Design RNG, start of the top module:
module RNG(
    input               CLK,
    input               RST,
    input               RND_IN,
    output reg [7:0]    OUT,
    output reg          WE,
    input               FULL
);
clock: 3.17 ns
lec_check: 0
abc_area: 0
cap_margin: 20
cell_pad_in_sites_detail_placement: 1
core_margin: 2
core_utilization: 40
place_density_lb_addon: 0.05
setup_slack_margin: 0.81
slew_margin: 40
tns_end_percent: 100
run.sh (not shown) runs the stock make flow with config.mk's settings and CLKGATE_MAP_FILE=.
==> next run, changes <==
ABC_AREA = not set   (was 0)
CELL_PAD_IN_SITES_DETAIL_PLACEMENT = not set   (was 1)
CORE_UTILIZATION = 67   (was 40)
CTS_CLUSTER_DIAMETER = 32   (was not set)
PLACE_DENSITY = 0.6   (was not set)
PLACE_DENSITY_LB_ADDON = not set   (was 0.05)
SETUP_SLACK_MARGIN = not set   (was 0.81)
SLEW_MARGIN = 20   (was 40)
TNS_END_PERCENT = not set   (was 100)
clock period = 2.17 ns   (was 3.17 ns; I/O delays follow)
This time the run finished with setup timing left.
Setup slack is worse by 0.91 ns.
Sequential power went up by 46%.
Routed wire length fell by 8.4%.
Non-clock buffer count rose by 161.
Clock-buffer cell count increases by 93.
Core utilization came out higher by 37 points.
Die area goes down by 40%.
Clock power goes up by 110%.
Register-to-register slack got worse by 0.91 ns.
Global-route usage came out higher by 12 points.
Cell area climbs by 5.1%.
==> next run, changes <==
CORE_UTILIZATION = 9   (was 67)
CTS_CLUSTER_DIAMETER = not set   (was 32)
clock period = 5.61 ns   (was 2.17 ns; I/O delays follow)
The new run finished clean.
Power went down by 69%.
Flip-flop count does not change.
Clock power went down by about 75%.
Synthesized cell count stays the same.
==> next run, changes <==
CAP_MARGIN = 15   (was 20)
CORE_UTILIZATION = 72   (was 9)
CTS_CLUSTER_DIAMETER = 94   (was not set)
clock period = 2.02 ns   (was 5.61 ns; I/O delays follow)
This time the run finished but fails on setup timing.
Core utilization climbs by 76 points.
Sequential power climbs to 2.8 times its value.
Count of clock-buffer cells in the layout drops by 12.
Cell area drops by a few percent.
Wire length climbs by a few percent.
==> next run, changes <==
ABC_AREA = 1   (was not set)
CORE_ASPECT_RATIO = 0.71   (was not set)
CTS_CLUSTER_DIAMETER = 370   (was 94)
CTS_CLUSTER_SIZE = 14   (was not set)
GPL_ROUTABILITY_DRIVEN = 0   (was not set)
PLACE_DENSITY = not set   (was 0.6)
PLACE_DENSITY_LB_ADDON = 0.06   (was not set)
SETUP_SLACK_MARGIN = 0.58   (was not set)
The changed run finished with setup timing left. First-iteration DRC count drops by 2.1%. Worst setup slack improved by 0.35 ns. Sequential share of layout area climbs by 2.1 points. Worst hold slack improved by 0.23 ns.

---

## run 1
Starting RTL as in the previous note.
Settings: LEC_CHECK=0, CAP_MARGIN=20, CORE_MARGIN=2, CORE_UTILIZATION=58, SLEW_MARGIN=20; clock period 2.65 ns.
Modified inputs, run 2 compared to run 1
- putting PLACE_DENSITY at 0.6 where nothing was set
- swapping 20 for 10 in CAP_MARGIN
- swapping 58 for 40 in CORE_UTILIZATION
- swapping 2.65 for 2.16 in the clock period (ns, I/O delays scaled along)
--- outcome ---
As far as leftover overflow at the end of global routing goes, run 2 and run 1 are indistinguishable; the numbers are identical.
Run 1 and run 2: one clean run, run 1; the rest did not finish clean.
Although it ran to completion, run 2 produced a layout that fails the final checks because of negative setup slack.
Across both runs, area growth from synthesis to layout was higher for run 2 than for run 1.
Final total power deteriorates in run 2 relative to run 1.
The run showing the greater post-layout minimum cycle time is run 1.
Run 1 and run 2 ended up with roughly the same logic gate fraction of the total cell area.
Note that the average via count per standard cell recorded for run 2 amounts to 0.913 times the value seen in run 1.
Final-layout fill cell count was lower in the run labelled run 1.
Lower clock power share among run 1 and run 2: run 1
Setup changes, run 2 to run 3
- changing CORE_UTILIZATION from 40 to 60
- changing CAP_MARGIN from 10 to 20
- changing the clock period (ns, I/O delays scaled along) from 2.16 to 3.64
### Flow results
The final report for run 2 shows a completed flow and a layout that fails verification, specifically negative setup slack.
Looking at the reports, run 3 completed the entire flow and the layout it produced met the timing, DRC and antenna checks.
Final setup violation count in run 3 is 1475 lower than in run 2
Run 2 → run 3: final non-filler cell area went down by 6600 sq um; number of cells traversed by the worst hold path went down by 3; worst setup slack went up by 0.75 ns; utilization went up by 19 points.
[compare] base=run 2 new=run 3: met1 routing resource usage after global routing up 14 points; final period utilization fell by 28 points; placed instance count lost 12%.
No activity file was given, so power comes from the tool's default toggle rates.
